### constraint.sdc
create_clock -name core_clock -period 3.02 [get_ports {clk_i}]
set_input_delay 0.6040 -clock core_clock [delete_from_list [all_inputs] [get_ports {clk_i}]]
set_output_delay 0.6040 -clock core_clock [all_outputs]
set_load 0.01 [all_outputs]
### design.v
module ftdi_sync
(
     input           clk_i
    ,input           rst_i
    ,input           ftdi_rxf_i
    ,input           ftdi_txe_i
    ,input  [  7:0]  ftdi_data_in_i
    ,input           inport_valid_i
    ,input  [  7:0]  inport_data_i
    ,input           outport_accept_i
    ,output          ftdi_siwua_o
    ,output          ftdi_wrn_o
    ,output          ftdi_rdn_o
    ,output          ftdi_oen_o
    ,output [  7:0]  ftdi_data_out_o
    ,output          inport_accept_o
    ,output          outport_valid_o
    ,output [  7:0]  outport_data_o
);
wire [7:0] tx_data_w;
wire       tx_valid_w;
wire       tx_accept_w;
wire [6:0] tx_level_w;
ftdi_fifo
#(
    .WIDTH(8),
    .DEPTH(64),
    .ADDR_W(6),
    .COUNT_W(7)
)
u_fifo_out
(
    .clk_i(clk_i),
    .rst_i(rst_i),
    .push_i(inport_valid_i),
    .data_in_i(inport_data_i),
    .accept_o(inport_accept_o),
    .valid_o(tx_valid_w),
    .data_out_o(tx_data_w),
    .pop_i(tx_accept_w),
    .level_o(tx_level_w)
);
wire tx_empty_next_w = (tx_level_w <= 7'd1);
wire [7:0] rx_data_w  = ftdi_data_in_i;
wire       rx_valid_w = !ftdi_rdn_o && !ftdi_rxf_i;
wire       rx_accept_w;
wire [6:0] rx_level_w;
ftdi_fifo
#(
    .WIDTH(8),
    .DEPTH(64),
    .ADDR_W(6),
    .COUNT_W(7)
)
u_fifo_in
(
    .clk_i(clk_i),
    .rst_i(rst_i),
    .push_i(rx_valid_w),
    .data_in_i(rx_data_w),
    .accept_o(rx_accept_w),
    .valid_o(outport_valid_o),
    .data_out_o(outport_data_o),
    .pop_i(outport_accept_i),
    .level_o(rx_level_w)
);
wire rx_full_next_w = (rx_level_w >= 7'd63);
localparam STATE_W           = 2;
localparam STATE_IDLE        = 2'd0;
localparam STATE_TX          = 2'd1;
localparam STATE_RX          = 2'd2;
reg [STATE_W-1:0] state_q;
wire rx_space_w = rx_accept_w;
wire rx_ready_w = !ftdi_rxf_i;
wire tx_space_w = !ftdi_txe_i;
reg  tx_valid_q;
assign tx_accept_w = !tx_valid_q || (state_q == STATE_TX && tx_space_w);
always @ (posedge clk_i or posedge rst_i)
if (rst_i)
    tx_valid_q   <= 1'b0;
else if (tx_accept_w)
    tx_valid_q   <= tx_valid_w;
reg [STATE_W-1:0] next_state_r;
always @ *
begin
    next_state_r = state_q;
    case (state_q)
    STATE_IDLE :
    begin
        if (rx_ready_w && rx_space_w)
            next_state_r    = STATE_RX;
        else if (tx_space_w && (tx_valid_w || tx_valid_q))
            next_state_r    = STATE_TX;
    end
    STATE_RX :
    begin
        if (!rx_ready_w || rx_full_next_w)
            next_state_r  = STATE_IDLE;
    end
    STATE_TX :
    begin
        if (!tx_space_w || tx_empty_next_w)
            next_state_r  = STATE_IDLE;
    end    
    default:
        ;
   endcase
end
always @ (posedge clk_i or posedge rst_i)
if (rst_i)
    state_q   <= STATE_IDLE;
else
    state_q   <= next_state_r;
reg       rdn_q;
reg       wrn_q;
reg       oen_q;
reg [7:0] data_q;
always @ (posedge clk_i or posedge rst_i)
if (rst_i)
    oen_q   <= 1'b1;
else if (state_q == STATE_IDLE && next_state_r == STATE_RX)
    oen_q   <= 1'b0;
else if (state_q == STATE_RX && next_state_r == STATE_IDLE)
    oen_q   <= 1'b1;
always @ (posedge clk_i or posedge rst_i)
if (rst_i)
    rdn_q   <= 1'b1;
else if (state_q == STATE_IDLE && next_state_r == STATE_RX)
    rdn_q   <= 1'b0;
else if (state_q == STATE_RX && next_state_r == STATE_IDLE)
    rdn_q   <= 1'b1;
always @ (posedge clk_i or posedge rst_i)
if (rst_i)
    wrn_q   <= 1'b1;
else if (state_q == STATE_IDLE && next_state_r == STATE_TX)
    wrn_q   <= 1'b0;
else if (state_q == STATE_TX && next_state_r == STATE_IDLE)
    wrn_q   <= 1'b1;
always @ (posedge clk_i or posedge rst_i)
if (rst_i)
    data_q  <= 8'b0;
else if (tx_accept_w)
    data_q  <= tx_data_w;
assign ftdi_wrn_o      = wrn_q;
assign ftdi_rdn_o      = rdn_q;
assign ftdi_oen_o      = oen_q;
assign ftdi_data_out_o = data_q;
assign ftdi_siwua_o    = 1'b1;  
endmodule
module ftdi_fifo
#(
    parameter WIDTH   = 8,
    parameter DEPTH   = 4,
    parameter ADDR_W  = 2,
    parameter COUNT_W = 3
)
(
     input                clk_i
    ,input                rst_i
    ,input  [WIDTH-1:0]   data_in_i
    ,input                push_i
    ,input                pop_i
    ,output [WIDTH-1:0]   data_out_o
    ,output               accept_o
    ,output               valid_o
    ,output [COUNT_W-1:0] level_o
);
reg [WIDTH-1:0]   ram_q[DEPTH-1:0];
reg [ADDR_W-1:0]  rd_ptr_q;
reg [ADDR_W-1:0]  wr_ptr_q;
reg [COUNT_W-1:0] count_q;
always @ (posedge clk_i or posedge rst_i)
if (rst_i)
begin
    count_q   <= {(COUNT_W) {1'b0}};
    rd_ptr_q  <= {(ADDR_W) {1'b0}};
    wr_ptr_q  <= {(ADDR_W) {1'b0}};
end
else
begin
    if (push_i & accept_o)
    begin
        ram_q[wr_ptr_q] <= data_in_i;
        wr_ptr_q        <= wr_ptr_q + 1;
    end
    if (pop_i & valid_o)
        rd_ptr_q      <= rd_ptr_q + 1;
    if ((push_i & accept_o) & ~(pop_i & valid_o))
        count_q <= count_q + 1;
    else if (~(push_i & accept_o) & (pop_i & valid_o))
        count_q <= count_q - 1;
end
/*verilator lint_off WIDTH*/
assign valid_o       = (count_q != 0);
assign accept_o      = (count_q != DEPTH);
/*verilator lint_on WIDTH*/
assign data_out_o    = ram_q[rd_ptr_q];
assign level_o       = count_q;
endmodule
module ftdi_bridge
#(
     parameter MODE             = "SYNC"
    ,parameter CLK_DIV          = 2
    ,parameter GP_OUTPUTS       = 32
    ,parameter GP_INPUTS        = 32
    ,parameter GPIO_ADDRESS     = 32'hf0000000
    ,parameter GP_IN_EVENT_MASK = 0
    ,parameter AXI_ID           = 0
)
(
     input           clk_i
    ,input           rst_i
    ,input           ftdi_rxf_i
    ,input           ftdi_txe_i
    ,input  [  7:0]  ftdi_data_in_i
    ,input           mem_awready_i
    ,input           mem_wready_i
    ,input           mem_bvalid_i
    ,input  [  1:0]  mem_bresp_i
    ,input  [  3:0]  mem_bid_i
    ,input           mem_arready_i
    ,input           mem_rvalid_i
    ,input  [ 31:0]  mem_rdata_i
    ,input  [  1:0]  mem_rresp_i
    ,input  [  3:0]  mem_rid_i
    ,input           mem_rlast_i
    ,input  [ 31:0]  gp_inputs_i
    ,output          ftdi_siwua_o
    ,output          ftdi_wrn_o
    ,output          ftdi_rdn_o
    ,output          ftdi_oen_o
    ,output [  7:0]  ftdi_data_out_o
    ,output          mem_awvalid_o
    ,output [ 31:0]  mem_awaddr_o
    ,output [  3:0]  mem_awid_o
    ,output [  7:0]  mem_awlen_o
    ,output [  1:0]  mem_awburst_o
    ,output          mem_wvalid_o
    ,output [ 31:0]  mem_wdata_o
    ,output [  3:0]  mem_wstrb_o
    ,output          mem_wlast_o
    ,output          mem_bready_o
    ,output          mem_arvalid_o
    ,output [ 31:0]  mem_araddr_o
    ,output [  3:0]  mem_arid_o
    ,output [  7:0]  mem_arlen_o
    ,output [  1:0]  mem_arburst_o
    ,output          mem_rready_o
    ,output [ 31:0]  gp_outputs_o
);
localparam CMD_NOP          = 4'd0;
localparam CMD_WR           = 4'd1;
localparam CMD_RD           = 4'd2;
localparam CMD_GP_WR        = 4'd3;
localparam CMD_GP_RD        = 4'd4;
localparam CMD_GP_RD_CLR    = 4'd5;
localparam CMD_STREAM_ON    = 4'd6;
localparam CMD_STREAM_OFF   = 4'd7;
localparam LEN_W            = 12;
localparam DATA_W           = 8;
localparam STATE_W          = 4;
localparam STATE_IDLE       = 4'd0;
localparam STATE_CMD        = 4'd1;
localparam STATE_LEN        = 4'd2;
localparam STATE_ADDR0      = 4'd3;
localparam STATE_ADDR1      = 4'd4;
localparam STATE_ADDR2      = 4'd5;
localparam STATE_ADDR3      = 4'd6;
localparam STATE_WRITE      = 4'd7;
localparam STATE_READ       = 4'd8;
localparam STATE_DATA0      = 4'd9;
localparam STATE_DATA1      = 4'd10;
localparam STATE_DATA2      = 4'd11;
localparam STATE_DATA3      = 4'd12;
localparam STATE_GP_WR      = 4'd13;
localparam STATE_GP_RD      = 4'd14;
wire [DATA_W-1:0]   data_tx_w;
wire [DATA_W-1:0]   data_rx_w;
wire                wr_w;
wire                rd_w;
wire                wr_accept_w;
wire                rx_ready_w;
wire                read_skip_w;
reg [STATE_W-1:0]   state_q;
reg [LEN_W-1:0]     len_q;
reg [31:0]          mem_addr_q;
reg                 mem_cyc_q;
reg                 mem_wr_q;
reg [1:0]           data_idx_q;
reg [31:0]          data_q;
reg [GP_OUTPUTS-1:0] gp_out_q;
reg [GP_INPUTS-1:0]  gp_in_q;
wire magic_addr_w = (mem_addr_q == 32'd4026531840);
wire wr_byte_w = (state_q == STATE_WRITE) && rx_ready_w && !mem_cyc_q && (len_q != {LEN_W{1'b0}});
reg [STATE_W-1:0] next_state_r;
always @ *
begin
    next_state_r = state_q;
    case (state_q)
    STATE_IDLE :
    begin
        if (rx_ready_w)
            next_state_r    = STATE_CMD;
    end
    STATE_CMD :
    begin
        if (data_rx_w[3:0] == CMD_NOP)
            next_state_r  = STATE_IDLE;
        else if (data_rx_w[3:0] == CMD_WR || data_rx_w[3:0] == CMD_RD)
            next_state_r  = STATE_LEN;
        else if (data_rx_w[3:0] == CMD_GP_WR)
            next_state_r  = STATE_GP_WR;
        else if (data_rx_w[3:0] == CMD_GP_RD)
            next_state_r  = STATE_GP_RD;
        else
            next_state_r  = STATE_IDLE;
    end
    STATE_LEN :
    begin
        if (rx_ready_w)
            next_state_r  = STATE_ADDR0;
    end
    STATE_ADDR0 : if (rx_ready_w) next_state_r  = STATE_ADDR1;
    STATE_ADDR1 : if (rx_ready_w) next_state_r  = STATE_ADDR2;
    STATE_ADDR2 : if (rx_ready_w) next_state_r  = STATE_ADDR3;
    STATE_ADDR3 :
    begin
        if (rx_ready_w && mem_wr_q) 
            next_state_r  = STATE_WRITE;
        else if (rx_ready_w) 
            next_state_r  = STATE_READ;            
    end
    STATE_WRITE :
    begin
        if (len_q == {LEN_W{1'b0}} && (mem_bvalid_i || magic_addr_w))
            next_state_r  = STATE_IDLE;
        else
            next_state_r  = STATE_WRITE;
    end
    STATE_READ :
    begin
        if (mem_rvalid_i || magic_addr_w)
            next_state_r  = STATE_DATA0;
    end
    STATE_DATA0 :
    begin
        if (read_skip_w)
            next_state_r  = STATE_DATA1;
        else if (wr_accept_w && (len_q == {LEN_W{1'b0}}))
            next_state_r  = STATE_IDLE;
        else if (wr_accept_w)
            next_state_r  = STATE_DATA1;
    end
    STATE_DATA1 :
    begin
        if (read_skip_w)
            next_state_r  = STATE_DATA2;
        else if (wr_accept_w && (len_q == {LEN_W{1'b0}}))
            next_state_r  = STATE_IDLE;
        else if (wr_accept_w)
            next_state_r  = STATE_DATA2;
    end
    STATE_DATA2 :
    begin
        if (read_skip_w)
            next_state_r  = STATE_DATA3;
        else if (wr_accept_w && (len_q == {LEN_W{1'b0}}))
            next_state_r  = STATE_IDLE;
        else if (wr_accept_w)
            next_state_r  = STATE_DATA3;
    end
    STATE_DATA3 :
    begin
        if (wr_accept_w && (len_q != {LEN_W{1'b0}}))
            next_state_r  = STATE_READ;
        else if (wr_accept_w)
            next_state_r  = STATE_IDLE;
    end
    STATE_GP_WR :
    begin
        if (rx_ready_w)
            next_state_r  = STATE_IDLE;
    end
    STATE_GP_RD :
    begin
        if (wr_accept_w)
            next_state_r  = STATE_IDLE;
    end
    default:
        ;
   endcase
end
always @ (posedge clk_i or posedge rst_i)
if (rst_i)
    state_q   <= STATE_IDLE;
else
    state_q   <= next_state_r;
assign wr_w = (((state_q == STATE_DATA0) |
               (state_q == STATE_DATA1) |
               (state_q == STATE_DATA2) |
               (state_q == STATE_DATA3)) && !read_skip_w) |
              (state_q == STATE_GP_RD);
assign rd_w = (state_q == STATE_CMD) |
              (state_q == STATE_LEN) |
              (state_q == STATE_ADDR0) |
              (state_q == STATE_ADDR1) |
              (state_q == STATE_ADDR2) |
              (state_q == STATE_ADDR3) |
              (state_q == STATE_WRITE && !mem_cyc_q && len_q != {LEN_W{1'b0}}) |
              (state_q == STATE_GP_WR);
always @ (posedge clk_i or posedge rst_i)
if (rst_i)
    len_q       <= {LEN_W{1'b0}};
else if (state_q == STATE_CMD && rx_ready_w)
    len_q[11:8] <= data_rx_w[7:4];
else if (state_q == STATE_LEN && rx_ready_w)
    len_q[7:0]  <= data_rx_w[7:0];
else if (wr_byte_w)
    len_q       <= len_q - {{(LEN_W-1){1'b0}}, 1'b1};
else if (state_q == STATE_READ && ((mem_cyc_q && mem_rvalid_i) || magic_addr_w))
    len_q       <= len_q - {{(LEN_W-1){1'b0}}, 1'b1};
else if (((state_q == STATE_DATA0) || (state_q == STATE_DATA1) || (state_q == STATE_DATA2)) && wr_accept_w && !read_skip_w)
    len_q       <= len_q - {{(LEN_W-1){1'b0}}, 1'b1};
always @ (posedge clk_i or posedge rst_i)
if (rst_i)
    mem_addr_q        <= 'd0;
else if (state_q == STATE_ADDR0 && rx_ready_w)
    mem_addr_q[31:24] <= data_rx_w;
else if (state_q == STATE_ADDR1 && rx_ready_w)
    mem_addr_q[23:16] <= data_rx_w;
else if (state_q == STATE_ADDR2 && rx_ready_w)
    mem_addr_q[15:8]  <= data_rx_w;
else if (state_q == STATE_ADDR3 && rx_ready_w)
    mem_addr_q[7:0]   <= data_rx_w;
else if (state_q == STATE_WRITE && (mem_cyc_q && mem_bvalid_i))
    mem_addr_q        <= {mem_addr_q[31:2], 2'b0} + 'd4;
else if (state_q == STATE_READ && (mem_cyc_q && mem_rvalid_i))
    mem_addr_q        <= {mem_addr_q[31:2], 2'b0} + 'd4;
always @ (posedge clk_i or posedge rst_i)
if (rst_i)
    data_idx_q <= 2'b0;
else if (state_q == STATE_ADDR3)
    data_idx_q <= data_rx_w[1:0];
else if (wr_byte_w)
    data_idx_q <= data_idx_q + 2'd1;
else if (((state_q == STATE_DATA0) || (state_q == STATE_DATA1) || (state_q == STATE_DATA2)) && (data_idx_q != 2'b0))
    data_idx_q <= data_idx_q - 2'd1;
assign read_skip_w = (data_idx_q != 2'b0);
always @ (posedge clk_i or posedge rst_i)
if (rst_i)
    data_q <= 32'b0;
else if (state_q == STATE_IDLE)
    data_q <= {{(32-GP_INPUTS){1'b0}}, gp_in_q};
else if (wr_byte_w)
begin
    case (data_idx_q)
        2'd0: data_q[7:0]   <= data_rx_w;
        2'd1: data_q[15:8]  <= data_rx_w;
        2'd2: data_q[23:16] <= data_rx_w;
        2'd3: data_q[31:24] <= data_rx_w;
    endcase
end
else if (state_q == STATE_READ && mem_rvalid_i)
    data_q <= mem_rdata_i;
else if (((state_q == STATE_DATA0) || (state_q == STATE_DATA1) || (state_q == STATE_DATA2)) && (wr_accept_w || read_skip_w))
    data_q <= {8'b0, data_q[31:8]};
assign data_tx_w  = data_q[7:0];
assign mem_wdata_o = data_q;
reg mem_awvalid_q;
reg mem_awvalid_r;
reg mem_wvalid_q;
reg mem_wvalid_r;
always @ *
begin
    mem_awvalid_r = 1'b0;
    mem_wvalid_r  = 1'b0;
    if (mem_awvalid_o && !mem_awready_i)
        mem_awvalid_r = mem_awvalid_q;
    else if (mem_awvalid_o)
        mem_awvalid_r = 1'b0;
    else if (wr_byte_w && (data_idx_q == 2'd3 || len_q == 1))
        mem_awvalid_r = !magic_addr_w;
    if (mem_wvalid_o && !mem_wready_i)
        mem_wvalid_r = mem_wvalid_q;
    else if (mem_wvalid_o)
        mem_wvalid_r = 1'b0;
    else if (wr_byte_w && (data_idx_q == 2'd3 || len_q == 1))
        mem_wvalid_r = !magic_addr_w;
end
always @ (posedge clk_i or posedge rst_i)
if (rst_i)
begin
    mem_awvalid_q <= 1'b0;
    mem_wvalid_q  <= 1'b0;
end
else
begin
    mem_awvalid_q <= mem_awvalid_r;
    mem_wvalid_q  <= mem_wvalid_r;
end
assign mem_awvalid_o = mem_awvalid_q;
assign mem_wvalid_o  = mem_wvalid_q;
assign mem_awaddr_o  = {mem_addr_q[31:2], 2'b0};
assign mem_awid_o    = AXI_ID;
assign mem_awlen_o   = 8'b0;
assign mem_awburst_o = 2'b01;
assign mem_wlast_o   = 1'b1;
assign mem_bready_o = 1'b1;
reg mem_arvalid_q;
reg mem_arvalid_r;
always @ *
begin
    mem_arvalid_r = 1'b0;
    if (mem_arvalid_o && !mem_arready_i)
        mem_arvalid_r = mem_arvalid_q;
    else if (mem_arvalid_o)
        mem_arvalid_r = 1'b0;
    else if (state_q == STATE_READ && !mem_cyc_q)
        mem_arvalid_r = !magic_addr_w;
end
always @ (posedge clk_i or posedge rst_i)
if (rst_i)
    mem_arvalid_q <= 1'b0;
else
    mem_arvalid_q <= mem_arvalid_r;
assign mem_arvalid_o = mem_arvalid_q;
assign mem_araddr_o  = {mem_addr_q[31:2], 2'b0};
assign mem_arid_o    = AXI_ID;
assign mem_arlen_o   = 8'b0;
assign mem_arburst_o = 2'b01;
assign mem_rready_o  = 1'b1;
reg [3:0] mem_sel_q;
reg [3:0] mem_sel_r;
always @ *
begin
    mem_sel_r = 4'b1111;
    case (data_idx_q)
    2'd0: mem_sel_r = 4'b0001;
    2'd1: mem_sel_r = 4'b0011;
    2'd2: mem_sel_r = 4'b0111;
    2'd3: mem_sel_r = 4'b1111;
    endcase
    case (mem_addr_q[1:0])
    2'd0: mem_sel_r = mem_sel_r & 4'b1111;
    2'd1: mem_sel_r = mem_sel_r & 4'b1110;
    2'd2: mem_sel_r = mem_sel_r & 4'b1100;
    2'd3: mem_sel_r = mem_sel_r & 4'b1000;
    endcase
end
always @ (posedge clk_i or posedge rst_i)
if (rst_i)
    mem_sel_q    <= 4'b0;
else if (state_q == STATE_IDLE)
    mem_sel_q   <= 4'b1111;
else if (wr_byte_w && (data_idx_q == 2'd3 || len_q == 1))
    mem_sel_q   <= mem_sel_r;
assign mem_wstrb_o  = mem_sel_q;
always @ (posedge clk_i or posedge rst_i)
if (rst_i)
    mem_wr_q    <= 1'b0;
else if (state_q == STATE_CMD && rx_ready_w)
    mem_wr_q    <= (data_rx_w[3:0] == CMD_WR);
always @ (posedge clk_i or posedge rst_i)
if (rst_i == 1'b1)
    mem_cyc_q <= 1'b0;
else if (mem_arvalid_r || mem_awvalid_r)
    mem_cyc_q <= 1'b1;
else if (mem_bvalid_i || mem_rvalid_i)
    mem_cyc_q <= 1'b0;
reg gpio_wr_q;
always @ (posedge clk_i or posedge rst_i)
if (rst_i)
    gpio_wr_q <= 1'b0;
else if (magic_addr_w && wr_byte_w && (data_idx_q == 2'd3 || len_q == 1))
    gpio_wr_q <= 1'b1;
else
    gpio_wr_q <= 1'b0;
always @ (posedge clk_i or posedge rst_i)
if (rst_i)
    gp_out_q <= {(GP_OUTPUTS){1'b0}};
else if (state_q == STATE_GP_WR && rx_ready_w)
    gp_out_q <= {{(GP_OUTPUTS-8){1'b0}}, data_rx_w};
else if (gpio_wr_q)
    gp_out_q <= data_q[GP_OUTPUTS-1:0];
assign gp_outputs_o = gp_out_q;
reg [GP_INPUTS-1:0]  gp_in_r;
always @ *
begin
    if ((state_q == STATE_GP_RD) && wr_accept_w)
        gp_in_r = gp_inputs_i;
    else
        gp_in_r = (gp_in_q & GP_IN_EVENT_MASK) | gp_inputs_i;
end
always @ (posedge clk_i or posedge rst_i)
if (rst_i)
    gp_in_q <= {(GP_INPUTS){1'b0}};
else
    gp_in_q <= gp_in_r;
generate
if (1)
begin
    ftdi_sync
    u_sync
    (
        .clk_i(clk_i),
        .rst_i(rst_i),
        .ftdi_rxf_i(ftdi_rxf_i),
        .ftdi_txe_i(ftdi_txe_i),
        .ftdi_siwua_o(ftdi_siwua_o),
        .ftdi_wrn_o(ftdi_wrn_o),
        .ftdi_rdn_o(ftdi_rdn_o),
        .ftdi_oen_o(ftdi_oen_o),
        .ftdi_data_out_o(ftdi_data_out_o),
        .ftdi_data_in_i(ftdi_data_in_i),
        .outport_valid_o(rx_ready_w),
        .outport_data_o(data_rx_w),
        .outport_accept_i(rd_w),
        .inport_valid_i(wr_w),
        .inport_data_i(data_tx_w),
        .inport_accept_o(wr_accept_w)
    );
end
endgenerate
endmodule
### config.mk
export PLATFORM = sky130hd
export DESIGN_NAME = ftdi_bridge
export DESIGN_NICKNAME = ftdi_bridge
export VERILOG_FILES = /design/flow/design.v
export SDC_FILE = /design/flow/constraint.sdc
export NUM_CORES = 4
export LEC_CHECK = 0
export CAP_MARGIN = 5
export CELL_PAD_IN_SITES_DETAIL_PLACEMENT = 0
export CELL_PAD_IN_SITES_GLOBAL_PLACEMENT = 0
export CORE_MARGIN = 2
export CORE_UTILIZATION = 66
export CTS_CLUSTER_SIZE = 95
export MAX_ROUTING_LAYER = met5
export SLEW_MARGIN = 20
### run.sh
#!/bin/bash
# the make line also repeats each setting of config.mk as NAME=value (left out here)
make -C /OpenROAD-flow-scripts/flow DESIGN_CONFIG=/design/flow/config.mk WORK_HOME=/design/flow/orfs CLKGATE_MAP_FILE= finish
==> Slide: Implementation Results, run 1 <==
Synthesis and Place & Route Summary

Run status
  • Status: complete, but fails checks
  • Layout check failures: setup timing

Worst hold path
  • Hold Path Sink: genblk1.u_sync.u_fifo_in.ram_q[19][5]
  • Worst Hold Depth: 1
  • HP Class: primary input to register
  • Min-delay src: ftdi_data_in_i[5]

Global routing
  • Initial antenna violation count: 30
  • Met1 Usage GRT: about 63%
  • Global-route wire length before repair: ~300 mm
  • Met3 Track Usage GR: between 30% and 40%
  • Most Crowded Layer GR: met2
  • Met2 usage: 78.3%
  • Grt ovf: 0
  • Vias in the first global route: 41900
  • Largest net degree at the start of global routing: roughly 150
  • GRT Total Usage: 56.5%

STA
  • Slew at the pin closest to its max-slew limit: approximately 1.1 ns
  • Final setup fails: roughly 130
  • Final Hold Violation Tally: 0
  • Worst slew margin: about a quarter
  • Fmax: approximately 0.24 GHz
  • Final worst slack: -1.16 ns
  • Fin Setup TNS: -48.66 ns
  • Fin crit period: 4.18 ns
  • Period utilization: 139%
  • RSZ-0062 raised after global routing: true
  • Slew Viols, Final: 0
  • Worst Skew: 0.0367 ns

Clock network
  • Number of clock sinks: approximately 1200
  • Post-CTS Hold Buffers: 0
  • Htree depth: 3
  • Latency at later pin: 0.76 ns
  • Num CTS Buffers: approximately 120
  • CTS tree: built
  • Worst-path clk slew: 0.07 ns
  • CTS max path bufs: 3
  • Root Driver: clkbuf_16

Placed design
  • Gpl congestion: 1.19
  • Detail Placement HPWL: ~140 mm
  • # port buffers: 222

Drt
  • Drt total wl: between 200 and 250 mm
  • Routed via count: 45000
  • Initial drt markers: approximately 9900
  • Wire per inst: slightly below 40 um
  • Via density: about 7.7
  • DRC: 0
  • Antenna viol nets, final: 0
  • DRT Pass-1 Iters: 17

Critical path
  • CP Cell Sequence: buf_6, ha_4, buf_6, a22o_1, a32oi_2, buf_4, nand4_1, nor2_1, nand4_1, a211oi_4, buf_12, nand4_1, o21ai_2
  • R2r worst-path depth: 13
  • WP depth: 13
  • CP Max Fanout: 12
  • CP endpoint: mem_wr_q
  • Worst path slowest cell: nand4_1
  • Worst r2r src: genblk1.u_sync.u_fifo_in.rd_ptr_q[0]
  • Worst setup EP type: register
  • Crit Path Class: register to register
  • CP max stage delay: 0.48 ns
  • Cell mode on critical path: nand4_1
  • Worst Path Buf+Inv: 4
  • Setup crit start: genblk1.u_sync.u_fifo_in.rd_ptr_q[0]
  • Worst setup SP type: register
  • CP required: approximately 3.7 ns
  • Crit path max-delay family: AND-OR/OR-AND gates
  • Flop2flop setup slack: -1.16 ns
  • Arrival time at the worst endpoint: just under 5 ns
  • FF-to-FF End: mem_wr_q

Power and ir drop
  • Clock power share: ~22%
  • Top pwr grp: combinational cells
  • P_int: 42.0 mW
  • Power per cell area: around 1000 mW/mm^2
  • Static leakage: 24.9 nW
  • Logic gate share of total power: around 45%
  • Sequential share of power: 32.8%
  • Total Power: around 70 mW
  • Seq pwr: approximately 23 mW
  • Sw Pwr: 27.1 mW
  • Clk power: 15.4 mW
  • Comb. pwr: 31.0 mW
  • Switching Share: about two fifths
  • Peak supply drop: 1.31 mV

Floorplanning
  • Core area: 0.0771 mm^2
  • Fp_density: 66.5%
  • Rows: between 100 and 150
  • Chip height: approximately 280 um
  • IO Pins: about 270
  • Width of the die: roughly 280 um
  • Die ar.: around 0.080 mm^2

Synthesis
  • Xor/xnor share: less than 1%
  • Top cells, area: edfxtp_1, dfrtp_1, a22oi_1
  • Most common flop cell mapped by yosys: edfxtp_1
  • Synthesis area per yosys: 0.0512 mm^2
  • Mean Syn Cell Area: approximately 14 um^2
  • Adder Share, Synth: less than 1%
  • Flops after synth: about 1200
  • Top non-seq family: simple AND/OR/NAND/NOR gates
  • Async S/R FF share, synth: around 18%
  • # Cells Yosys: ~3700
  • Yosys cell types: slightly below 90
  • Synth Instances: around 3700
  • Synth top cell by count: edfxtp_1
  • Most common library cells after synthesis: edfxtp_1, nor2_1, a22oi_1
  • Syn. warnings: 4
  • Cell area after synthesis: between 0.05 and 0.06 mm^2
  • Post-synth seq share: 70.7%
  • Area leader, netlist: edfxtp_1
  • Number of enable flip-flop cells: between 1000 and 1500
  • Basic Gates by Area: 12.4%
  • Mux share: under 10%
  • Area share, top type: 60.0%
  • Synth Area in Compound Gates: between 10 and 15%

Layout
  • Synth-to-Final Area Change: 31.9%
  • Final nets: 4833
  • Layout filler cell count: roughly 3300

Flow run
  • Max Cap Violations: 0
  • OpenROAD warning count: 69
## final cells by class
| cell class | count | area, um^2 | share of cell area, % |
|---|---|---|---|
| clock buffers | 152 | 3190 | 4.73 |
| repair buffers | 1092 | 10100 | 14.9 |
| flip-flops and latches | 1243 | 36300 | 53.7 |
| well taps | 1040 | 1300 | 1.93 |
| clock inverters | 69 | 726 | 1.07 |
| diodes | 24 | 60.1 | 0.0889 |
| multi-input cells | 2201 | 15800 | 23.4 |
| inverters | 44 | 186 | 0.276 |
## routing by layer
layer	routed length [um]	vias to the layer above	part of all wire, %
li1	-	16300	-
met1	63900	21100	28
met2	95600	5582	41
met3	41700	2007	18
met4	30000	28	13
met5	674	-	0.29
## timing repair
action	CTS	global route
endpoints found under the setup margin	109	465
setup buffers	67	71
gates resized	406	225
cloned	7	0
endpoints found under the hold margin	0	0
pin swaps	154	117
## metrics by stage
step / instances / utilization (%) / hold slack [ns] / instance area (um^2) / setup WS (ns)
floorplan: 3780 / - / 0.428 / 51500 / -0.225
global placement: 5487 / 77.5 / 0.436 / 59800 / -0.689
detailed placement: 5487 / 77.5 / 0.439 / 59800 / -0.737
CTS: 5778 / 85.8 / 0.221 / 66100 / -0.221
global route: 5844 / 87.6 / 0.224 / 67500 / -0.996
finish: 5865 / 87.7 / 0.187 / 67600 / -1.16
==> run 2: changes to the inputs <==
ABC_AREA = 1   (was unset)
CAP_MARGIN = 20   (was 5)
CELL_PAD_IN_SITES_DETAIL_PLACEMENT = unset   (was 0)
CELL_PAD_IN_SITES_GLOBAL_PLACEMENT = 2   (was 0)
CORE_MARGIN = 8   (was 2)
CORE_UTILIZATION = 40   (was 66)
CTS_CLUSTER_DIAMETER = 337   (was unset)
CTS_CLUSTER_SIZE = 20   (was 95)
GPL_ROUTABILITY_DRIVEN = 1   (was unset)
GPL_TIMING_DRIVEN = 1   (was unset)
MAX_ROUTING_LAYER = met4   (was met5)
MIN_ROUTING_LAYER = met2   (was unset)
PLACE_DENSITY_LB_ADDON = 0.27   (was unset)
SETUP_SLACK_MARGIN = -0.99   (was unset)
TNS_END_PERCENT = 35   (was unset)
clock period = 10.0 ns   (was 3.02 ns; I/O delays follow)
==> Slide: Implementation Results, run 2 <==
Synthesis and Place & Route Summary

Critical path
  • CP endpoint: genblk1.u_sync.u_fifo_in.ram_q[16][1]
  • R2r worst-path depth: 16
  • Worst Path Buf+Inv: 2
  • Worst setup EP type: register
  • CP max stage delay: roughly 1.1 ns
  • Flop2flop setup slack: ~4.7 ns
  • FF-to-FF End: data_q[21]
  • Worst r2r src: genblk1.u_sync.u_fifo_in.rd_ptr_q[0]
  • Crit Path Class: primary input to register
  • CP Max Fanout: 8
  • Worst setup SP type: primary input
  • Crit path max-delay family: simple AND/OR/NAND/NOR gates
  • Worst path slowest cell: nor2_1
  • WP depth: 8
  • Cell mode on critical path: nor2_1
  • Setup crit start: ftdi_rxf_i
  • CP Cell Sequence: clkdlybuf4s50_1, nor2_1, nand2_1, nor2_1, inv_1, nor2_1, nand2_1, nor2_1
  • Arrival time at the worst endpoint: ~5.7 ns
  • CP required: 10.35 ns

STA
  • RSZ-0062 raised after global routing: false
  • Worst Hold Slack: approximately 0.50 ns
  • Final setup fails: 0
  • Fmax: ~0.19 GHz
  • Slew at the pin closest to its max-slew limit: between 1 and 1.5 ns
  • Final Hold Violation Tally: 0
  • Fin crit period: roughly 5.3 ns
  • Period utilization: between 50% and 60%
  • Fin Setup TNS: 0 ns
  • Worst slew margin: a little under a tenth
  • Slew Viols, Final: 0
  • Worst Skew: 0.0513 ns

Floorplanning
  • IO Pins: around 270
  • Rows: about 140
  • Width of the die: roughly 380 um
  • Die ar.: between 0.1 and 0.15 mm^2
  • Core area: around 0.13 mm^2
  • Chip height: between 300 and 400 um
  • Fp_density: between 40% and 50%

Power and ir drop
  • Top pwr grp: sequential cells
  • Seq pwr: 6.70 mW
  • Sw Pwr: 6.74 mW
  • Power per cell area: around 260 mW/mm^2
  • Sequential share of power: roughly 43%
  • P_int: about 9.0 mW
  • Total Power: 15.7 mW
  • Clock power share: between 20% and 30%
  • Peak supply drop: between 0.15 and 0.2 mV
  • Switching Share: between 40% and 50%
  • Comb. pwr: 5.79 mW
  • Static leakage: 23.6 nW
  • Logic gate share of total power: between 30 and 40%
  • Clk power: ~3.2 mW

Synthesis
  • Mux share: 0.0185%
  • Number of enable flip-flop cells: between 1000 and 1500
  • Mean Syn Cell Area: between 10 and 15 um^2
  • Most common library cells after synthesis: nand2_1, edfxtp_1, nor2_1
  • Post-synth seq share: around two thirds
  • Top non-seq family: simple AND/OR/NAND/NOR gates
  • Flops after synth: approximately 1200
  • Yosys cell types: just over 60
  • Async S/R FF share, synth: ~18%
  • Cell area after synthesis: ~0.054 mm^2
  • Synth Instances: ~5000
  • Synth Area in Compound Gates: just under 5%
  • Area share, top type: between 50% and 60%
  • Synthesis area per yosys: ~0.054 mm^2
  • Adder Share, Synth: less than 1%
  • Xor/xnor share: less than 1%
  • Top cells, area: edfxtp_1, dfrtp_1, nand2_1
  • Synth top cell by count: nand2_1
  • Basic Gates by Area: 20.6%
  • # Cells Yosys: 5100
  • Area leader, netlist: edfxtp_1
  • Syn. warnings: 4
  • Most common flop cell mapped by yosys: edfxtp_1

Clock network
  • Htree depth: 3
  • Root Driver: clkbuf_16
  • Post-CTS Hold Buffers: 0
  • Num CTS Buffers: about 72
  • CTS resizes: 0
  • Number of clock sinks: around 1200
  • Postcts setup bufs: 0
  • CTS max path bufs: 3
  • Latency at later pin: 0.75 ns
  • Worst-path clk slew: roughly 0.090 ns
  • CTS tree: built

Layout
  • Final cell count without fillers: 7123
  • Final nets: 5426
  • Fin area: 0.0602 mm^2
  • Layout filler cell count: 12900
  • Synth-to-Final Area Change: 11.2%

Drt
  • Routed via count: 52500
  • Drt total wl: approximately 210 mm
  • DRC: 0
  • Initial drt markers: between 10000 and 15000
  • Wire per inst: ~29 um
  • Antenna viol nets, final: 0
  • DRT Pass-1 Iters: 12
  • Via density: approximately 7.4

Placed design
  • Detail Placement HPWL: around 140 mm
  • Gpl congestion: 1.11
  • Cells after DPL: 6998
  • Dpl cell area: 0.0580 mm^2
  • # port buffers: between 200 and 250

Global routing
  • Vias in the first global route: roughly 56000
  • Initial antenna violation count: 0
  • Grt ovf: 0
  • Global-route wire length before repair: 290 mm
  • GRT Total Usage: between 40% and 50%
  • Largest net degree at the start of global routing: roughly 110

Run status
  • Status: no timing/DRC/antenna violations

Worst hold path
  • Hold Path Sink: genblk1.u_sync.data_q[0]
  • Worst Hold Depth: 2
  • HP Class: register to register
  • Min-delay src: genblk1.u_sync.data_q[0]

Flow run
  • OpenROAD warning count: 65
  • Max Cap Violations: 0
[run 2: metrics by stage]
stage	setup slack, ns	utilization, %
final	4.69	44.6
after global routing	4.58	44.6
after CTS	4.94	44.5
after detailed placement	4.17	43.1
after global placement	4.19	43.0
after floorplan	1.89	-
[run 2: layout make-up]
cell class                 count  area [um^2]  share of cell area, %
timing repair buffer         318         2900                   4.83
antenna                       17         42.5                 0.0707
clock buffer                  96         1890                   3.15
multi-input combinational   3190        15000                   24.9
sequential                  1243        36200                   60.3
tap                         1781         2230                   3.70
clock inverter                 7          103                  0.171
inverter                     471         1780                   2.96
[run 2: layer usage]
metal | track usage (%) | share of wire [%] | vias up
met1 | - | 0 | 17700
met2 | 49.6 | 46 | 15400
met3 | 53.3 | 40 | 1951
li1 | - | - | 17400
met4 | 14.1 | 14 | 0
met5 | - | 0 | -
==> run 3: changes to the inputs <==
ABC_AREA = unset   (was 1)
CAP_MARGIN = 5   (was 20)
CELL_PAD_IN_SITES_DETAIL_PLACEMENT = 0   (was unset)
CELL_PAD_IN_SITES_GLOBAL_PLACEMENT = 1   (was 2)
CORE_MARGIN = 2   (was 8)
CORE_UTILIZATION = 70   (was 40)
CTS_CLUSTER_DIAMETER = unset   (was 337)
CTS_CLUSTER_SIZE = 95   (was 20)
GPL_ROUTABILITY_DRIVEN = unset   (was 1)
GPL_TIMING_DRIVEN = unset   (was 1)
MAX_ROUTING_LAYER = met5   (was met4)
MIN_ROUTING_LAYER = unset   (was met2)
PLACE_DENSITY_LB_ADDON = unset   (was 0.27)
SETUP_SLACK_MARGIN = -0.13   (was -0.99)
TNS_END_PERCENT = unset   (was 35)
clock period = 3.02 ns   (was 10.0 ns; I/O delays follow)
==> Slide: Implementation Results, run 3 <==
Flow Results at a Glance

Synthesis
  • Mux share: between 1 and 1.5%
  • Mean Syn Cell Area: approximately 14 um^2
  • Syn. warnings: 4
  • Basic Gates by Area: between 10 and 15%
  • Cell area after synthesis: just over 0.05 mm^2
  • Synthesis area per yosys: just over 0.05 mm^2
  • Xor/xnor share: less than 1%
  • Most common library cells after synthesis: edfxtp_1, nor2_1, a22oi_1
  • Adder Share, Synth: less than 1%
  • Area share, top type: about three fifths
  • Most common flop cell mapped by yosys: edfxtp_1
  • Number of enable flip-flop cells: around 1000
  • Yosys cell types: 89
  • Area leader, netlist: edfxtp_1
  • # Cells Yosys: ~3700
  • Synth Instances: ~3700
  • Async S/R FF share, synth: about 18%
  • Post-synth seq share: a little over two thirds
  • Top cells, area: edfxtp_1, dfrtp_1, a22oi_1
  • Synth top cell by count: edfxtp_1
  • Top non-seq family: simple AND/OR/NAND/NOR gates
  • Synth Area in Compound Gates: between 10 and 15%
  • Flops after synth: around 1200

Placed design
  • Gpl congestion: 1.13
  • Detail Placement HPWL: 132 mm
  • # port buffers: 222

Clock network
  • Number of clock sinks: 1243
  • Root Driver: clkbuf_16
  • Post-CTS Hold Buffers: 0
  • Num CTS Buffers: between 100 and 150
  • Htree depth: 3
  • CTS max path bufs: 3

Global routing
  • GRT Total Usage: 61.7%
  • Grt ovf: 3

Floorplanning
  • Core area: slightly above 0.07 mm^2
  • Die ar.: ~0.075 mm^2
  • Width of the die: 275 um
  • Fp_density: a little over two thirds
  • Chip height: between 200 and 300 um
  • IO Pins: roughly 270
  • Rows: between 90 and 100

Run status
  • First Err: [ERROR GRT-0116] Global routing finished with congestion. Check the congestion regions in the DRC Viewer.
  • Status: aborted with a tool error
  • Last stage: global routing
run 3: metrics by stage:
step / worst slack, ns / area, um^2 / power [mW] / std cells
2_1_floorplan: -0.290 / 51400 / 32.1 / 3780
3_3_place_gp: -0.494 / 59300 / 43.0 / 5364
3_5_place_dp: -0.578 / 59300 / 43.8 / 5364
4_1_cts: -0.255 / 64600 / 61.5 / 5629
run 3: repair_timing:
item                                    4_1_cts
setup buffers                                48
gates resized                               219
gates cloned                                  3
endpoints found under the setup margin      100
pin swaps                                    52
run 3: metal layers:
layer	global-route usage [%]	GRT overflow
met5	11.8	0
met4	54.6	2
met3	41.0	0
met2	82.1	1
met1	65.4	0
==> run 4: changes to the inputs <==
CAP_MARGIN = 20   (was 5)
CELL_PAD_IN_SITES_DETAIL_PLACEMENT = unset   (was 0)
CELL_PAD_IN_SITES_GLOBAL_PLACEMENT = unset   (was 1)
CORE_UTILIZATION = 71   (was 70)
CTS_CLUSTER_SIZE = 41   (was 95)
MAX_ROUTING_LAYER = unset   (was met5)
PLACE_DENSITY_LB_ADDON = 0.28   (was unset)
SETUP_SLACK_MARGIN = 2.92   (was -0.13)
clock period = 11.2 ns   (was 3.02 ns; I/O delays follow)
==> Slide: Implementation Results, run 4 <==
Synthesis and Place & Route Summary

Floorplanning
  • Width of the die: 273 um
  • Core area: between 0.07 and 0.08 mm^2
  • IO Pins: ~270
  • Fp_density: 71.7%
  • Die ar.: ~0.074 mm^2
  • Chip height: approximately 270 um
  • Rows: around 98

STA
  • Final Hold Violation Tally: 0
  • Fin Setup TNS: 0 ns
  • Final setup fails: 0
  • Slew Viols, Final: 0
  • Fin crit period: ~5.4 ns
  • Period utilization: about half
  • RSZ-0062 raised after global routing: false
  • Slew at the pin closest to its max-slew limit: roughly 1.4 ns
  • Worst Skew: approximately 0.05 ns
  • Fmax: approximately 0.18 GHz
  • Worst slew margin: under 10%

Drt
  • Routed via count: between 30000 and 40000
  • Drt total wl: between 150 and 200 mm
  • Uppermost layer routed: met5
  • Met2 Wirelength: around 80 mm
  • DRC: 0
  • Via density: between 7 and 8
  • Wire per inst: 35.6 um
  • Antenna viol nets, final: 0
  • Routed met1 length: 54.6 mm
  • WL met3: ~27 mm
  • DRT Pass-1 Iters: 6
  • Initial drt markers: 7041

Critical path
  • FF-to-FF End: state_q[0]
  • Crit Path Class: register to register
  • Crit path max-delay family: simple AND/OR/NAND/NOR gates
  • R2r worst-path depth: 12
  • Setup crit start: genblk1.u_sync.u_fifo_in.rd_ptr_q[0]
  • Worst Path Buf+Inv: 3
  • Flop2flop setup slack: ~5.8 ns
  • Worst path slowest cell: nor4_1
  • Worst setup SP type: register
  • CP endpoint: state_q[0]
  • Arrival time at the worst endpoint: just over 6 ns
  • CP required: ~12 ns
  • WP depth: 12
  • Worst setup EP type: register
  • CP max stage delay: ~1.2 ns
  • CP Cell Sequence: inv_1, ha_1, buf_4, and3_1, buf_4, and3_1, a2111oi_0, nand4_1, nor4_1, a21boi_2, a21oi_1, o31ai_1
  • CP Max Fanout: 28
  • Worst r2r src: genblk1.u_sync.u_fifo_in.rd_ptr_q[0]

Synthesis
  • Most common flop cell mapped by yosys: edfxtp_1
  • Mux share: between 1 and 1.5%
  • Cell area after synthesis: about 0.051 mm^2
  • Mean Syn Cell Area: approximately 14 um^2
  • Syn. warnings: 4
  • Flops after synth: approximately 1200
  • Area leader, netlist: edfxtp_1
  • Async S/R FF share, synth: between 15 and 20%
  • Adder Share, Synth: 0.894%
  • Synth Instances: approximately 3700
  • # Cells Yosys: 3746
  • Top cells, area: edfxtp_1, dfrtp_1, a22oi_1
  • Synth Area in Compound Gates: 10.4%
  • Number of enable flip-flop cells: around 1000
  • Synthesis area per yosys: slightly above 0.05 mm^2
  • Xor/xnor share: 0.838%
  • Area share, top type: ~60%
  • Most common library cells after synthesis: edfxtp_1, nor2_1, a22oi_1
  • Basic Gates by Area: 12.4%
  • Yosys cell types: roughly 90
  • Post-synth seq share: between 70% and 80%
  • Top non-seq family: simple AND/OR/NAND/NOR gates
  • Synth top cell by count: edfxtp_1

Worst hold path
  • HP Class: register to register
  • Min-delay src: gp_in_q[9]
  • Hold Path Sink: data_q[9]
  • Worst Hold Depth: 2

Power and ir drop
  • Top pwr grp: sequential cells
  • Peak supply drop: 0.249 mV
  • Clock power share: a little over a quarter
  • Logic gate share of total power: 32.0%
  • Power per cell area: roughly 250 mW/mm^2
  • Switching Share: a little under two fifths
  • Comb. pwr: 4.69 mW
  • Sequential share of power: between 40% and 50%
  • Seq pwr: ~6.1 mW
  • P_int: 9.21 mW
  • Total Power: around 15 mW
  • Clk power: about 3.9 mW
  • Sw Pwr: around 5.4 mW
  • Static leakage: around 20 nW

Clock network
  • Post-CTS Hold Buffers: 0
  • CTS tree: built
  • Root Driver: clkbuf_16
  • CTS max path bufs: 3
  • Worst-path clk slew: ~0.07 ns
  • Num CTS Buffers: between 100 and 150
  • Htree depth: 3
  • CTS resizes: 0
  • Number of clock sinks: between 1000 and 1500
  • Postcts setup bufs: 0
  • Latency at later pin: 0.74 ns

Layout
  • Comb area: 0.0136 mm^2
  • Final nets: just over 4000
  • Layout filler cell count: slightly below 4000
  • Flop area: 0.0362 mm^2
  • Synth-to-Final Area Change: 13.9%

Global routing
  • Grt ovf: 0
  • Largest net degree at the start of global routing: 93
  • GRT Total Usage: 48.3%
  • Initial antenna violation count: 6
  • Global-route wire length before repair: ~250 mm
  • Vias in the first global route: roughly 35000

Run status
  • Status: no timing/DRC/antenna violations

Flow run
  • Max Cap Violations: 0
  • OpenROAD warning count: slightly above 60

Placed design
  • Gpl congestion: 1.07
  • Detail Placement HPWL: approximately 120 mm
  • # port buffers: about 220
## run 4: per-stage QoR
step | setup slack (ns) | std cells | instance area (um^2) | hold WS, ns | utilization [%]
after floorplan | 5.08 | 3780 | 51400 | 0.428 | -
after global placement | 5.51 | 4818 | 54500 | 0.433 | 76.2
after detailed placement | 5.51 | 4820 | 54500 | 0.444 | 76.3
after CTS | 6.11 | 5034 | 58300 | 0.457 | 81.5
after global routing | 5.78 | 5036 | 58300 | 0.463 | 81.6
final | 5.76 | 5039 | 58300 | 0.457 | 81.6
## run 4: cell type report
cell class                      count  area share, %
Antenna cell                        3         0.0129
Inverter                           44          0.305
Clock buffer                      155           5.42
Multi-Input combinational cell   2201           23.3
Timing Repair Buffer              384           5.84
Sequential cell                  1243           62.1
Clock inverter                     59          0.942
Tap cell                          950           2.04
## run 4: layer usage
layer	vias to the layer above	track usage, %
li1	14800	-
met1	17800	58.9
met5	-	1.09
met4	6	37.2
met2	3770	72.3
met3	877	15.3
==> run 5: changes to the inputs <==
CAP_MARGIN = 5   (was 20)
CELL_PAD_IN_SITES_DETAIL_PLACEMENT = 0   (was unset)
CELL_PAD_IN_SITES_GLOBAL_PLACEMENT = 0   (was unset)
CORE_ASPECT_RATIO = 0.92   (was unset)
CORE_UTILIZATION = 72   (was 71)
CTS_CLUSTER_DIAMETER = 96   (was unset)
CTS_CLUSTER_SIZE = 95   (was 41)
MAX_ROUTING_LAYER = met5   (was unset)
PLACE_DENSITY = 0.36   (was unset)
PLACE_DENSITY_LB_ADDON = unset   (was 0.28)
SETUP_SLACK_MARGIN = 0.51   (was 2.92)
clock period = 1.71 ns   (was 11.2 ns; I/O delays follow)
==> Slide: Implementation Results, run 5 <==
Flow Results at a Glance

Synthesis
  • Most common flop cell mapped by yosys: edfxtp_1
  • Syn. warnings: 4
  • Post-synth seq share: between 70% and 80%
  • Adder Share, Synth: less than 1%
  • Cell area after synthesis: 0.0512 mm^2
  • Most common library cells after synthesis: edfxtp_1, nor2_1, a22oi_1
  • Basic Gates by Area: between 10% and 20%
  • Flops after synth: approximately 1200
  • # Cells Yosys: approximately 3700
  • Top cells, area: edfxtp_1, dfrtp_1, a22oi_1
  • Area share, top type: 60.0%
  • Synth Area in Compound Gates: just over 10%
  • Synth Instances: between 3000 and 4000
  • Number of enable flip-flop cells: a little over 1000
  • Synth top cell by count: edfxtp_1
  • Top non-seq family: simple AND/OR/NAND/NOR gates
  • Synthesis area per yosys: slightly above 0.05 mm^2
  • Xor/xnor share: less than 1%
  • Async S/R FF share, synth: roughly 18%
  • Mean Syn Cell Area: ~14 um^2
  • Area leader, netlist: edfxtp_1
  • Yosys cell types: 89
  • Mux share: ~1.5%

Clock network
  • Htree depth: 2
  • Num CTS Buffers: 37
  • Post-CTS Hold Buffers: 0
  • CTS max path bufs: 3
  • Number of clock sinks: between 1000 and 1500
  • Root Driver: clkbuf_16

Placed design
  • Dpl cell area: about 0.062 mm^2
  • # port buffers: roughly 220
  • Detail Placement HPWL: roughly 140 mm
  • Gpl congestion: 1.25

Floorplanning
  • Rows: between 90 and 100
  • Width of the die: approximately 280 um
  • IO Pins: around 270
  • Die ar.: between 0.07 and 0.08 mm^2
  • Fp_density: between 70% and 80%
  • Chip height: ~260 um
  • Core area: approximately 0.07 mm^2

Run status
  • Last stage: global routing
  • Status: aborted with a tool error
  • First Err: [ERROR GRT-0116] Global routing finished with congestion. Check the congestion regions in the DRC Viewer.

Global routing
  • Grt ovf: about 520
  • GRT Total Usage: between 80% and 90%
run 5: metrics by stage:
| stage | hold WS (ns) | worst slack [ns] | power [mW] | std cells |
|---|---|---|---|---|
| after floorplan | 0.278 | -1.60 | 57.0 | 3780 |
| after global placement | 0.433 | -1.98 | 78.3 | 5569 |
| after detailed placement | 0.459 | -1.97 | 80.2 | 5570 |
| after CTS | 0.115 | -1.64 | 105 | 5767 |
run 5: layer usage:
layer | GRT overflow | GRT usage [%]
met1 | 9 | 85.1
met2 | 247 | 96.3
met3 | 24 | 75.1
met4 | 241 | 84.8
met5 | 3 | 52.4
run 5: what timing repair did:
action	4_1_cts
pin swaps	219
setup endpoints to repair	1436
buffers inserted	125
resized	770
gates cloned	7
==> run 6: changes to the inputs <==
CAP_MARGIN = 20   (was 5)
CELL_PAD_IN_SITES_DETAIL_PLACEMENT = unset   (was 0)
CELL_PAD_IN_SITES_GLOBAL_PLACEMENT = unset   (was 0)
CORE_ASPECT_RATIO = unset   (was 0.92)
CORE_UTILIZATION = 66   (was 72)
CTS_CLUSTER_DIAMETER = unset   (was 96)
CTS_CLUSTER_SIZE = unset   (was 95)
MAX_ROUTING_LAYER = unset   (was met5)
PLACE_DENSITY = unset   (was 0.36)
SETUP_SLACK_MARGIN = 2.0   (was 0.51)
clock period = 8.06 ns   (was 1.71 ns; I/O delays follow)
==> Slide: Implementation Results, run 6 <==
Synthesis and Place & Route Summary

Clock network
  • CTS tree: built
  • Root Driver: clkbuf_16
  • Worst-path clk slew: 0.06 ns
  • Num CTS Buffers: 121
  • Number of clock sinks: about 1200
  • Latency at later pin: ~0.73 ns
  • Htree depth: 3
  • CTS resizes: 0
  • CTS max path bufs: 3
  • Postcts setup bufs: 0
  • Post-CTS Hold Buffers: 0

Critical path
  • Crit Path Class: register to register
  • Worst setup EP type: register
  • Crit path max-delay family: simple AND/OR/NAND/NOR gates
  • Cell mode on critical path: nand4_1
  • Flop2flop setup slack: between 2 and 3 ns
  • CP max stage delay: ~1.0 ns
  • FF-to-FF End: data_q[4]
  • Setup crit start: genblk1.u_sync.u_fifo_in.rd_ptr_q[4]
  • WP depth: 9
  • CP Max Fanout: 30
  • CP endpoint: data_q[4]
  • Worst path slowest cell: nor4_1
  • Arrival time at the worst endpoint: between 6 and 7 ns
  • CP Cell Sequence: buf_4, and3b_1, nand3_1, nand4_1, nor4_1, nand4_1, mux2i_2, a21oi_1, a31o_2
  • Worst setup SP type: register
  • Worst Path Buf+Inv: 1
  • CP required: 8.65 ns
  • Worst r2r src: genblk1.u_sync.u_fifo_in.rd_ptr_q[4]
  • R2r worst-path depth: 9

Synthesis
  • Top non-seq family: simple AND/OR/NAND/NOR gates
  • Synthesis area per yosys: ~0.051 mm^2
  • Flops after synth: about 1200
  • Top cells, area: edfxtp_1, dfrtp_1, a22oi_1
  • Most common flop cell mapped by yosys: edfxtp_1
  • Basic Gates by Area: about an eighth
  • Area leader, netlist: edfxtp_1
  • Post-synth seq share: between 70% and 80%
  • Cell area after synthesis: approximately 0.051 mm^2
  • Most common library cells after synthesis: edfxtp_1, nor2_1, a22oi_1
  • Async S/R FF share, synth: between 10% and 20%
  • Syn. warnings: 4
  • Yosys cell types: a little under 90
  • Adder Share, Synth: 0.894%
  • Xor/xnor share: less than 1%
  • Mux share: 1.46%
  • Number of enable flip-flop cells: between 1000 and 1500
  • # Cells Yosys: 3746
  • Synth Area in Compound Gates: 10.4%
  • Mean Syn Cell Area: ~14 um^2
  • Synth Instances: between 3000 and 4000
  • Area share, top type: about 60%
  • Synth top cell by count: edfxtp_1

Drt
  • Drt total wl: between 150 and 200 mm
  • Wire per inst: approximately 36 um
  • Antenna viol nets, final: 0
  • DRT Pass-1 Iters: 13
  • Via density: 7.33
  • Routed via count: 37600
  • Initial drt markers: between 7000 and 8000
  • DRC: 0

Floorplanning
  • Rows: a little over 100
  • IO Pins: between 200 and 300
  • Chip height: 283 um
  • Core area: about 0.077 mm^2
  • Width of the die: 283 um
  • Fp_density: 66.5%
  • Die ar.: 0.0799 mm^2

Layout
  • Final nets: about 4100
  • Synth-to-Final Area Change: 14.4%

Flow run
  • Max Cap Violations: 0
  • OpenROAD warning count: approximately 62

Placed design
  • # port buffers: 222
  • Gpl congestion: between 1 and 1.5
  • Detail Placement HPWL: 120 mm

STA
  • Final Hold Violation Tally: 0
  • Fin crit period: approximately 5.5 ns
  • Worst Hold Slack: between 0.4 and 0.5 ns
  • Fin Setup TNS: 0 ns
  • Fmax: 0.182 GHz
  • Slew at the pin closest to its max-slew limit: roughly 1.3 ns
  • Slew Viols, Final: 0
  • Worst Skew: just under 0.04 ns
  • Period utilization: around two thirds
  • Final setup fails: 0
  • Worst slew margin: a little under an eighth
  • RSZ-0062 raised after global routing: false

Worst hold path
  • Hold Path Sink: data_q[17]
  • Worst Hold Depth: 2
  • HP Class: register to register
  • Min-delay src: gp_in_q[17]

Power and ir drop
  • Seq pwr: 8.51 mW
  • Sequential share of power: 41.0%
  • Top pwr grp: sequential cells
  • Comb. pwr: 6.55 mW
  • Sw Pwr: between 7 and 8 mW
  • Logic gate share of total power: between 30% and 40%
  • Power per cell area: 354 mW/mm^2
  • Clock power share: a little over a quarter
  • Static leakage: about 20 nW
  • P_int: between 10 and 15 mW
  • Clk power: about 5.7 mW
  • Switching Share: a little under two fifths
  • Peak supply drop: roughly 0.35 mV

Global routing
  • Global-route wire length before repair: 254 mm
  • Vias in the first global route: 35300
  • Initial antenna violation count: 10
  • Grt ovf: 0
  • GRT Total Usage: a little under half
  • Met2 usage: ~70%
  • Largest net degree at the start of global routing: 70
  • Met1 Usage GRT: between 50% and 60%
  • Met3 Track Usage GR: 13.3%
  • Most Crowded Layer GR: met2

Run status
  • Status: no timing/DRC/antenna violations
## run 6: layer usage
layer | wire (um) | vias to the layer above
met5 | 99 | -
met4 | 18700 | 12
met3 | 26600 | 907
met2 | 80700 | 3665
met1 | 56800 | 18100
li1 | - | 14800
## run 6: stage by stage
stage / area [um^2] / worst slack [ns] / util [%] / std cells / power [mW]
after floorplan: 51400 / 2.57 / - / 3780 / 12.0
after global placement: 54400 / 2.96 / 70.6 / 4885 / 14.6
after detailed placement: 54500 / 2.89 / 70.7 / 4888 / 14.8
after CTS: 58500 / 2.84 / 75.9 / 5112 / 20.4
after global routing: 58600 / 2.63 / 76.0 / 5122 / 21.2
final: 58600 / 2.57 / 76.0 / 5126 / 20.8
## run 6: layout make-up
type / count / area, um^2
Antenna cell: 4 / 10.0
Clock buffer: 170 / 3320
Clock inverter: 54 / 621
Fill cell: 4753 / 18500
Inverter: 44 / 173
Multi-Input combinational cell: 2201 / 13600
Sequential cell: 1243 / 36300
Tap cell: 1040 / 1300
Timing Repair Buffer: 370 / 3300
==> run 7: changes to the inputs <==
CELL_PAD_IN_SITES_GLOBAL_PLACEMENT = 3   (was unset)
CORE_ASPECT_RATIO = 1.97   (was unset)
CORE_UTILIZATION = 43   (was 66)
CTS_CLUSTER_DIAMETER = 244   (was unset)
GPL_TIMING_DRIVEN = 1   (was unset)
PLACE_DENSITY_LB_ADDON = 0.0   (was unset)
SETUP_SLACK_MARGIN = unset   (was 2.0)
TNS_END_PERCENT = 70   (was unset)
clock period = 7.87 ns   (was 8.06 ns; I/O delays follow)
==> Slide: Implementation Results, run 7 <==
Synthesis and Place & Route Summary

Global routing
  • Initial antenna violation count: 9
  • Largest net degree at the start of global routing: approximately 140
  • Global-route wire length before repair: roughly 300 mm
  • Vias in the first global route: 35800
  • GRT Total Usage: ~37%
  • Grt ovf: 0

Layout
  • Fin area: roughly 0.06 mm^2
  • Synth-to-Final Area Change: 16.5%
  • Final nets: between 4000 and 5000
  • Layout filler cell count: 10300
  • Comb area: 0.0138 mm^2
  • Flop area: approximately 0.036 mm^2

Worst hold path
  • Worst Hold Depth: 2
  • Hold Path Sink: data_q[8]
  • HP Class: register to register
  • Min-delay src: gp_in_q[8]

Synthesis
  • Area share, top type: between 60% and 70%
  • Basic Gates by Area: 12.4%
  • Post-synth seq share: just over 70%
  • Synthesis area per yosys: 0.0512 mm^2
  • Synth Area in Compound Gates: between 10% and 20%
  • Top cells, area: edfxtp_1, dfrtp_1, a22oi_1
  • Most common flop cell mapped by yosys: edfxtp_1
  • Top non-seq family: simple AND/OR/NAND/NOR gates
  • Adder Share, Synth: less than 1%
  • Number of enable flip-flop cells: just over 1000
  • Syn. warnings: 4
  • # Cells Yosys: 3746
  • Area leader, netlist: edfxtp_1
  • Mux share: approximately 1.5%
  • Most common library cells after synthesis: edfxtp_1, nor2_1, a22oi_1
  • Xor/xnor share: less than 1%
  • Flops after synth: approximately 1200
  • Synth Instances: between 3000 and 4000
  • Async S/R FF share, synth: between 10% and 20%
  • Yosys cell types: 89
  • Mean Syn Cell Area: around 14 um^2
  • Synth top cell by count: edfxtp_1
  • Cell area after synthesis: approximately 0.051 mm^2

Power and ir drop
  • Clk power: 5.99 mW
  • Sw Pwr: between 8 and 9 mW
  • P_int: between 10 and 15 mW
  • Comb. pwr: around 7.2 mW
  • Power per cell area: between 300 and 400 mW/mm^2
  • Switching Share: between 30% and 40%
  • Peak supply drop: 0.260 mV
  • Logic gate share of total power: 33.0%
  • Sequential share of power: 39.7%
  • Static leakage: around 21 nW
  • Clock power share: around 27%
  • Top pwr grp: sequential cells
  • Seq pwr: between 8 and 9 mW

Clock network
  • CTS tree: built
  • Worst-path clk slew: ~0.07 ns
  • Num CTS Buffers: around 110
  • CTS resizes: 0
  • CTS max path bufs: 3
  • Htree depth: 3
  • Latency at later pin: approximately 0.75 ns
  • Number of clock sinks: roughly 1200
  • Root Driver: clkbuf_16
  • Postcts setup bufs: 0
  • Post-CTS Hold Buffers: 0

Critical path
  • Worst setup SP type: register
  • CP max stage delay: slightly below 1 ns
  • WP depth: 10
  • CP Max Fanout: 33
  • Worst setup EP type: register
  • Worst r2r src: genblk1.u_sync.u_fifo_in.rd_ptr_q[4]
  • CP Cell Sequence: buf_4, nand3b_1, nor2_1, a2111oi_0, nand4_1, nor4_1, o21ai_1, buf_4, a22oi_1, o21ai_0
  • Crit path max-delay family: simple AND/OR/NAND/NOR gates
  • Setup crit start: genblk1.u_sync.u_fifo_in.rd_ptr_q[4]
  • FF-to-FF End: data_q[24]
  • CP required: roughly 8.5 ns
  • Worst path slowest cell: a2111oi_0
  • Flop2flop setup slack: 2.40 ns
  • Arrival time at the worst endpoint: a little over 6 ns
  • Cell mode on critical path: buf_4
  • CP endpoint: data_q[24]
  • Crit Path Class: register to register
  • Worst Path Buf+Inv: 2
  • R2r worst-path depth: 10

STA
  • Final Hold Violation Tally: 0
  • Fin Setup TNS: 0 ns
  • Worst slew margin: under 10%
  • RSZ-0062 raised after global routing: false
  • Final setup fails: 0
  • Period utilization: around 70%
  • Slew at the pin closest to its max-slew limit: roughly 1.4 ns
  • Worst Skew: between 0.02 and 0.03 ns
  • Fmax: about 0.18 GHz
  • Slew Viols, Final: 0
  • Fin crit period: 5.47 ns

Run status
  • Status: no timing/DRC/antenna violations

Floorplanning
  • Core area: 0.118 mm^2
  • Fp_density: between 40 and 50%
  • Width of the die: between 200 and 250 um
  • Chip height: between 400 and 500 um
  • Die ar.: 0.122 mm^2
  • Rows: 177
  • IO Pins: between 200 and 300

Drt
  • Initial drt markers: 4187
  • Drt total wl: 224 mm
  • DRT Pass-1 Iters: 6
  • Routed via count: around 36000
  • Via density: 6.38
  • DRC: 0
  • Antenna viol nets, final: 0
  • Wire per inst: roughly 40 um

Placed design
  • Gpl congestion: between 1 and 1.5
  • Detail Placement HPWL: ~160 mm
  • # port buffers: about 220
  • Dpl cell area: approximately 0.056 mm^2

Flow run
  • OpenROAD warning count: 63
  • Max Cap Violations: 0
==> run 7: metal layers <==
layer | GRT usage, % | part of all wire, %
met5 | 0 | 0.0045
met4 | 37.4 | 12
met3 | 5.59 | 6.3
met2 | 63.2 | 50
met1 | 36.7 | 31
==> run 7: through the flow <==
stage               util, %  worst slack (ns)  instances  power, mW  hold slack (ns)
floorplan                 -              2.41       3780       12.3            0.428
global placement       47.1              2.46       5421       15.9            0.449
detailed placement     47.2              2.47       5423       16.0            0.446
CTS                    50.5              2.45       5626       21.9            0.466
global route           50.6              2.35       5630       22.5            0.483
finish                 50.6              2.40       5633       21.9            0.463
==> run 7: final cells by class <==
type	count	share of cell area [%]
antenna	5	0.0210
clock buffer	136	4.94
clock inverter	67	1.63
inverter	44	0.298
multi-input combinational	2201	23.1
sequential	1243	60.7
tap	1521	3.19
timing repair buffer	416	6.14
Power and IR drop assume default switching activity.
